==> trial 29: inputs <==
Design multiply_n_divide_top, start of the top module:
module multiply_n_divide_top(clk, reset, a_in, b_in, m_d, start, result, ready);
clock: 3.16 ns
lec_check: 0
cap_margin: 15
core_margin: 2
core_utilization: 72
cts_cluster_diameter: 351
cts_cluster_size: 40
hold_slack_margin: -0.09
setup_slack_margin: -0.16
slew_margin: 20
run.sh (not shown) runs the stock make flow with config.mk's settings and CLKGATE_MAP_FILE=.
==> inputs of trial 71, as changes to trial 29 <==
Settings changed: CAP_MARGIN 15 to 20, CTS_CLUSTER_DIAMETER 351 to 203, CTS_CLUSTER_SIZE 40 to unset, HOLD_SLACK_MARGIN -0.09 to unset, SETUP_SLACK_MARGIN -0.16 to 0.27.
==> flow/constraint.sdc (replaced) <==
create_clock -name core_clock -period 3.89 [get_ports {clk}]
set_input_delay 0.7780 -clock core_clock [delete_from_list [all_inputs] [get_ports {clk}]]
set_output_delay 0.7780 -clock core_clock [all_outputs]
set_load 0.01 [all_outputs]
==> inputs of build 74, as changes to trial 29 <==
Settings changed: CORE_UTILIZATION 72 to 71, CTS_CLUSTER_DIAMETER 351 to unset, HOLD_SLACK_MARGIN -0.09 to unset, SETUP_SLACK_MARGIN -0.16 to 0.89.
==> flow/constraint.sdc (replaced) <==
create_clock -name core_clock -period 3.36 [get_ports {clk}]
set_input_delay 0.6720 -clock core_clock [delete_from_list [all_inputs] [get_ports {clk}]]
set_output_delay 0.6720 -clock core_clock [all_outputs]
set_load 0.01 [all_outputs]
==> qor summary <==
|  | trial 29 | trial 71 | build 74 |
|---|---|---|---|
| Run status | did not finish | no timing/DRC/antenna violations | did not finish |
| Failing step | global routing (5_1_grt) | - | clock tree synthesis (4_1_cts) |
| Quantity of gates resized following cts | 101 | 12 | - |
| Hold-fix buffers at CTS | 0 | 0 | - |
| Post CTS Setup Buffer Count | 31 | 9 | - |
| Worst Setup Slack post-DPL | -673.1 ps | 65.50 ps | -194.3 ps |
| Share of synthesized cell area in and-or and or-and compound cells | 0.3153 | 0.3153 | 0.3153 |
| CTS buffer count | 9 | 24 | - |
| Io pins | 262 | 262 | 262 |
| Number of sinks handled by clock tree synthesis | 206 | 206 | - |
| Area of the die | 25550 um2 | 25550 um2 | 25900 um2 |
| CTS root buf | sky130_fd_sc_hd__clkbuf_16 | sky130_fd_sc_hd__clkbuf_16 | - |
| Area post-placement | 22520 um2 | 20380 um2 | 21890 um2 |
| Number of rows in the core area | 57 | 57 | 57 |
| Detail Placement HPWL | 53120 um | 42470 um | 47090 um |
| Number of synthesized register bits | 206 | 206 | 206 |
| Width of the die | 159.8 um | 159.8 um | 160.9 um |
| Die Span Y | 159.8 um | 159.8 um | 160.9 um |
| Number of placed instances with taps included | 3114 | 2826 | 3014 |
| Number of levels in the clock H-tree | 1 | 1 | - |
| Post-Synthesis Cell Area | 17490 um2 | 17490 um2 | 17490 um2 |
| Adder and majority gate portion of the synthesized area | 0.09460 | 0.09460 | 0.09460 |
| Buffer depth of the longest clock path | 3 | 3 | - |
| Core Footprint | 24110 um2 | 24110 um2 | 24250 um2 |
| RD Place Congestion | 1.090 | 1.034 | 1.098 |
| Fp util | 0.7254 | 0.7254 | 0.7211 |

---

==> inputs of job 4265 <==
==> flow/design.v <==
module alu(alu_out, multiply_top_in, divide_top_in, multiplicand_or_divider_in, sel);  
    input [64:0] multiply_top_in;  
    input [64:0] divide_top_in;  
    input [64:0] multiplicand_or_divider_in;  
    input sel;  
    output [64:0] alu_out;  
    wire [64:0] sum;  
    wire [64:0] diff;  
    assign sum = multiplicand_or_divider_in + multiply_top_in;
    assign diff = divide_top_in - multiplicand_or_divider_in;
    assign alu_out = sel ? sum : diff;
endmodule
module control(clk, reset, start, m_d, data_in, alu_sel, ready, wr, initial_wr, sh_right, sh_left);  
    input clk, reset, start, m_d;  
    input [1:0] data_in;  
    output ready, wr, initial_wr, sh_right, sh_left, alu_sel;  
    wire ready_check;
    wire wr_check;
    wire initial_wr_check;
    wire sh_right_check;
    wire sh_left_check;
    wire mul_wr;
    wire div_wr;
    reg [1:0] state;
    reg [9:0] counter;
    always @(posedge clk) begin
        if (reset) begin  
            state <= 2'd0;
            counter <= 10'd0;
        end
        else begin  
            case (state)  
                2'b00: begin  
                    if (start == 1) state <= 2'b01;  
                end
                2'b01: begin  
                    counter <= 0;  
                    state <= 2'b10;  
                end
                2'b10: begin  
                    if (counter == 63) state <= 2'b00;  
                    counter <= counter + 1;  
                end
            endcase
        end
    end
    assign alu_sel = m_d;  
    assign mul_wr = data_in[0] && m_d;  
    assign div_wr = !(data_in[1] || m_d);  
    assign wr_check = (state == 2'b10) && (mul_wr || div_wr);  
    assign wr = wr_check ? 1 : 0;  
    assign initial_wr_check = (state == 2'b01);  
    assign initial_wr = initial_wr_check ? 1 : 0;  
    assign sh_right_check = (state == 2'b10) && m_d;  
    assign sh_right = sh_right_check ? 1 : 0;  
    assign sh_left_check = (state == 2'b10) && (!m_d);  
    assign sh_left = sh_left_check ? 1 : 0;  
    assign ready_check = (state == 2'b00);  
    assign ready = ready_check ? 1 : 0;  
endmodule
module multiplicand_n_divider_register(clk, reset, data_in, data_out);
    input [63:0] data_in;  
    input clk, reset;  
    output [63:0] data_out;  
    reg [63:0] mul_div_reg;  
    always @(posedge clk) begin
        if (reset)  
            mul_div_reg <= 64'd0;  
        else 
            mul_div_reg <= data_in;  
    end
    assign data_out = mul_div_reg;
endmodule
module result_register(clk, reset, data_in, wr, initial_data_in, initial_wr, sh_right, sh_left, result);
    input [64:0] data_in;  
    input [63:0] initial_data_in;  
    input clk, reset, wr, initial_wr, sh_right, sh_left;  
    output [128:0] result;  
    reg [128:0] result_reg;  
    always @(posedge clk) begin
        if (reset)  
            result_reg <= 129'd0;  
        else begin
            if (initial_wr == 1)  
                result_reg <= {65'd0, initial_data_in};  
            else begin
                if (wr && sh_right)  
                    result_reg <= {1'd0, data_in, result_reg[63:1]}; 
                else if (wr && sh_left)  
                    result_reg <= {data_in, result_reg[62:0], 1'b1};
                else if (sh_right)  
                    result_reg <= {1'd0, result_reg[128:1]};
                else if (sh_left)  
                    result_reg <= {result_reg[127:0], 1'b0};
            end
        end
    end
    assign result = result_reg;
endmodule
module multiply_n_divide_top(clk, reset, a_in, b_in, m_d, start, result, ready);
    input [63:0] a_in, b_in;  
    input clk, reset, start, m_d;  
    output ready;  
    output [128:0] result;  
    wire [63:0] mul_div_reg_out;  
    wire [64:0] alu_out;  
    wire [128:0] res_reg_out;  
    wire control_wr;  
    wire control_initial_wr;  
    wire control_sh_right;  
    wire control_alu_sel;  
    wire control_sh_left;  
    multiplicand_n_divider_register mndr1(
        .clk(clk),
        .reset(reset),
        .data_in(b_in),
        .data_out(mul_div_reg_out)
    );
    alu alu1(
        .multiply_top_in(res_reg_out[128:64]),
        .divide_top_in(res_reg_out[127:63]),
        .multiplicand_or_divider_in({1'b0,mul_div_reg_out}),
        .sel(control_alu_sel),
        .alu_out(alu_out)
    );
    result_register resr1(
        .clk(clk),
        .reset(reset),
        .data_in(alu_out),
        .wr(control_wr),
        .initial_data_in(a_in),
        .initial_wr(control_initial_wr),
        .sh_right(control_sh_right),
        .sh_left(control_sh_left),
        .result(res_reg_out)
    );
    control cu1(
        .clk(clk),
        .reset(reset),
        .start(start),
        .m_d(m_d),
        .data_in({alu_out[64], res_reg_out[0]}),
        .alu_sel(control_alu_sel),
        .ready(ready),
        .wr(control_wr),
        .initial_wr(control_initial_wr),
        .sh_right(control_sh_right),
        .sh_left(control_sh_left)
    );
    assign result = res_reg_out;
endmodule
==> flow/run.sh <==
#!/bin/bash
# the make line also repeats each setting of config.mk as NAME=value (left out here)
make -C /OpenROAD-flow-scripts/flow DESIGN_CONFIG=/design/flow/config.mk WORK_HOME=/design/flow/orfs CLKGATE_MAP_FILE= finish
==> flow/config.mk <==
export PLATFORM = sky130hd
export DESIGN_NAME = multiply_n_divide_top
export DESIGN_NICKNAME = multiply_n_divide_top
export VERILOG_FILES = /design/flow/design.v
export SDC_FILE = /design/flow/constraint.sdc
export NUM_CORES = 4
export LEC_CHECK = 0
export CAP_MARGIN = 20
export CELL_PAD_IN_SITES_GLOBAL_PLACEMENT = 1
export CORE_MARGIN = 5
export CORE_UTILIZATION = 18
export CTS_CLUSTER_SIZE = 83
export GPL_ROUTABILITY_DRIVEN = 1
export HOLD_SLACK_MARGIN = 0.01
export PLACE_DENSITY = 0.58
export SLEW_MARGIN = 20
==> flow/constraint.sdc <==
create_clock -name core_clock -period 5.88 [get_ports {clk}]
set_input_delay 1.1760 -clock core_clock [delete_from_list [all_inputs] [get_ports {clk}]]
set_output_delay 1.1760 -clock core_clock [all_outputs]
set_load 0.01 [all_outputs]
==> job 5432: changes against job 4265 <==
==> flow/config.mk (replaced) <==
export PLATFORM = sky130hd
export DESIGN_NAME = multiply_n_divide_top
export DESIGN_NICKNAME = multiply_n_divide_top
export VERILOG_FILES = /design/flow/design.v
export SDC_FILE = /design/flow/constraint.sdc
export NUM_CORES = 4
export LEC_CHECK = 0
export ABC_AREA = 1
export CAP_MARGIN = 35
export CELL_PAD_IN_SITES_DETAIL_PLACEMENT = 2
export CELL_PAD_IN_SITES_GLOBAL_PLACEMENT = 1
export CORE_MARGIN = 10
export CORE_UTILIZATION = 40
export GPL_TIMING_DRIVEN = 0
export HOLD_SLACK_MARGIN = 0.26
export MAX_ROUTING_LAYER = met5
export PLACE_DENSITY_LB_ADDON = 0.2
export SETUP_SLACK_MARGIN = -0.0
export SLEW_MARGIN = 20
export TNS_END_PERCENT = 80
==> flow/constraint.sdc (replaced) <==
create_clock -name core_clock -period 4.5 [get_ports {clk}]
set_input_delay 0.9000 -clock core_clock [delete_from_list [all_inputs] [get_ports {clk}]]
set_output_delay 0.9000 -clock core_clock [all_outputs]
set_load 0.01 [all_outputs]
==> comparison table <==
	job 5432	job 4265
Result of the run	did not finish	no timing/DRC/antenna violations
Stage where the flow stopped	3_5_place_dp	-
Xor and xnor fraction of the mapped netlist area	0.5664%	5.553%
Count of mapped cells out of synthesis	4,090	2,338
Post-Synth Simple-Gate Area	40.36%	19.15%
Number of rows created at floorplan	85	114
Total core area	0.05371 mm^2	0.09657 mm^2
Die outline area	0.06383 mm^2	0.1035 mm^2
Average instance area after synthesis	5.293 um^2	7.479 um^2
Count of unique library cells instantiated by Yosys	44	87
Area fraction in mux cells	0.09247%	5.102%
Share of the yosys chip area belonging to registers	19.05%	23.58%
Post-synthesis chip area from yosys	0.02165 mm^2	0.01749 mm^2
Post-synthesis cell type with the largest instance count	sky130_fd_sc_hd__nand2_1	sky130_fd_sc_hd__a21oi_1
Adder-cell share of the synthesized area	7.641%	9.460%
Cell taking the most area after synthesis	sky130_fd_sc_hd__nand2_1	sky130_fd_sc_hd__dfxtp_1
Number of cells in Yosys stat	4,090	2,338
